Design alu_top, start of the top module:
module alu_top (
    input clk,
    input [15:0] a,
    input [15:0] b,
    input [5:0] alufn,
    input fail,
    output reg z,
    output reg v,
    output reg n,
    output reg [15:0] out
  );
make LEC_CHECK=0 CAP_MARGIN=15 CELL_PAD_IN_SITES_GLOBAL_PLACEMENT=0 CORE_ASPECT_RATIO=0.94 CORE_MARGIN=2 CORE_UTILIZATION=57 CTS_CLUSTER_SIZE=45 GPL_TIMING_DRIVEN=0 HOLD_SLACK_MARGIN=-0.09 MAX_ROUTING_LAYER=met5 PLACE_DENSITY=0.91 SETUP_SLACK_MARGIN=-2.0 SLEW_MARGIN=20 finish   # period 47.4 ns
run.sh (not shown) runs the stock make flow with config.mk's settings and CLKGATE_MAP_FILE=.
The first run failed in 5_1_grt (GRT-0232).
==> next run, changes <==
Settings changed: CELL_PAD_IN_SITES_GLOBAL_PLACEMENT 0 to 2, CORE_UTILIZATION 57 to 28, GPL_TIMING_DRIVEN 0 to unset.
Outcome:
- The changed run produced a layout that fails on setup timing
- die size rose by 100%
- synthesized cell count stays the same
- synthesized area does not change
==> next run, changes <==
Settings changed: CORE_ASPECT_RATIO 0.94 to 1.89, CORE_UTILIZATION 28 to 70, CTS_CLUSTER_DIAMETER set to 357, CTS_CLUSTER_SIZE 45 to 32, PLACE_DENSITY 0.91 to unset, SETUP_SLACK_MARGIN -2.0 to -1.75.
Clock period 47.4 ns to 17.4 ns, I/O delays scaled along.
The new run did not get past 3_1_place_gp_skip_io on GPL-0301.
Synthesized area is unchanged.
Die size is lower by 59%.
Synthesized cell count is unchanged.

========
== wip/nickel ==
alu_top again, from the RTL that the note above started with.
make LEC_CHECK=0 CAP_MARGIN=20 CORE_MARGIN=2 CORE_UTILIZATION=40 CTS_CLUSTER_SIZE=77 SETUP_SLACK_MARGIN=5.0 SLEW_MARGIN=20 finish   # period 80.0 ns
In wip/nickel the implementation completed, yet the final layout does not meet the checks, the culprit being capacitance limit, slew limit.
#### Input delta (wip/zinc over wip/nickel)
Settings: SETUP_SLACK_MARGIN no longer set, was 5.0; CORE_ASPECT_RATIO now 0.6, previously not set; SLEW_MARGIN now 15, was 20; MAX_ROUTING_LAYER now met4, previously not set; ABC_AREA now 1, previously not set; TNS_END_PERCENT now 25, previously not set; MIN_ROUTING_LAYER now met2, previously not set; GPL_TIMING_DRIVEN now 0, previously not set; CTS_CLUSTER_SIZE now 98, was 77; CELL_PAD_IN_SITES_GLOBAL_PLACEMENT now 2, previously not set; CORE_UTILIZATION now 65, was 40.
Results
wip/zinc is listed as incomplete: the tool reported an error in global placement without I/O and the run ended there. Die outline width delta for wip/zinc relative to wip/nickel: about 0.3% lower. Synthesized-area fraction occupied by and/or/nand/nor cells up 5.1 points in wip/zinc wrt wip/nickel. Vertical die dimension on wip/zinc is down relative to wip/nickel. NOTE area after synthesis wip/nickel->wip/zinc decreased by a few percent. Area fraction in full adders, half adders and majority gates (wip/zinc over wip/nickel): increase, 0.92 points. Between wip/nickel and wip/zinc, the post-synthesis sequential area ratio does not differ in any meaningful way. Die area of wip/zinc falls short of that of wip/nickel by more than a quarter. Lower share of the synthesized netlist area taken by xor and xnor gates was reported by wip/nickel, not wip/zinc.
Inputs modified between wip/zinc and wip/indigo:
Settings: swapping 98 for 77 in CTS_CLUSTER_SIZE; swapping 15 for 20 in SLEW_MARGIN; clearing CORE_ASPECT_RATIO, which used to be 0.6; clearing GPL_TIMING_DRIVEN, which used to be 0; swapping 65 for 61 in CORE_UTILIZATION; clearing CELL_PAD_IN_SITES_GLOBAL_PLACEMENT, which used to be 2; clearing TNS_END_PERCENT, which used to be 25; putting SETUP_SLACK_MARGIN at 5.0 where nothing was set; clearing ABC_AREA, which used to be 1; clearing MIN_ROUTING_LAYER, which used to be met2.
### Flow results
wip/indigo completed; timing, DRC and antenna clean
wip/indigo vs. wip/zinc: die size higher, yosys-reported design area after synthesis increased about 3.2%, xor/xnor cell area share of the yosys netlist -1.0 points, multiplexer fraction of the synthesized cell area rose 2.7 points.
Looking at synthesized cell count, wip/indigo sits 673 lower than wip/zinc does.
Netlist area before placement went up by a few percent going from wip/zinc to wip/indigo.
The following lists how wip/amber was set up differently from wip/indigo:
Settings: putting CTS_CLUSTER_DIAMETER at 382 where nothing was set; clearing SETUP_SLACK_MARGIN, which used to be 5.0; swapping 2 for 10 in CORE_MARGIN; putting CORE_ASPECT_RATIO at 0.5 where nothing was set; putting CELL_PAD_IN_SITES_GLOBAL_PLACEMENT at 1 where nothing was set; swapping 20 for 30 in CAP_MARGIN; clearing MAX_ROUTING_LAYER, which used to be met4; swapping 20 for 5 in SLEW_MARGIN; putting PLACE_DENSITY_LB_ADDON at 0.28 where nothing was set; swapping 61 for 53 in CORE_UTILIZATION; swapping 77 for 100 in CTS_CLUSTER_SIZE.
Results
wip/indigo ended up with sky130_fd_sc_hd__o21ai_0 as its slowest cell on the critical path; wip/amber ended up with sky130_fd_sc_hd__or4b_2.
Buffer count from post-CTS setup fixing for wip/amber is lower than for wip/indigo.
[compare] base=wip/indigo new=wip/amber: floorplan die height down about 18%; design area down 4.9%; wire length down 7.8%.
Relative to wip/amber, the following input files were edited for wip/xenon:
Settings: CELL_PAD_IN_SITES_GLOBAL_PLACEMENT no longer set, was 1; PLACE_DENSITY_LB_ADDON no longer set, was 0.28; CORE_ASPECT_RATIO no longer set, was 0.5; CTS_CLUSTER_SIZE no longer set, was 100; CAP_MARGIN now 20, was 30; CORE_MARGIN now 2, was 10; CORE_UTILIZATION now 70, was 53; CTS_CLUSTER_DIAMETER no longer set, was 382; SLEW_MARGIN now 20, was 5; the clock period (ns, I/O delays scaled along) now 20.6, was 80.0.
### Flow results
Having completed the whole flow, wip/amber delivered a layout that passed the timing, DRC and antenna checks.
What ended wip/xenon was a tool error in detailed placement; the run never finished.
wip/xenon vs wip/amber: initial core utilization up in wip/xenon
Summary: core area, wip/xenon better than wip/amber
On distinct cell type count after synthesis, wip/xenon and wip/amber are neck and neck.
On number of placement rows: between wip/xenon and wip/amber, it ends up higher for wip/xenon.
Input changes introduced in wip/pepper (baseline for comparison: wip/xenon):
Settings: CORE_UTILIZATION changed from 70 to 40; the clock period (ns, I/O delays scaled along) changed from 20.6 to 77.8.
Every stage of the flow completed for wip/pepper, and the final layout passed the timing, DRC and antenna checks. Delta (wip/pepper minus wip/xenon): share of synthesized cell area in and, or, nand and nor gates neither gained nor lost much; number of cell rows went up 32%; global placement routability congestion dropped 0.18; vertical extent of the die now sits higher; effective utilization at floorplan went down. From wip/xenon to wip/pepper, count of port buffers added during placement did not move at all.
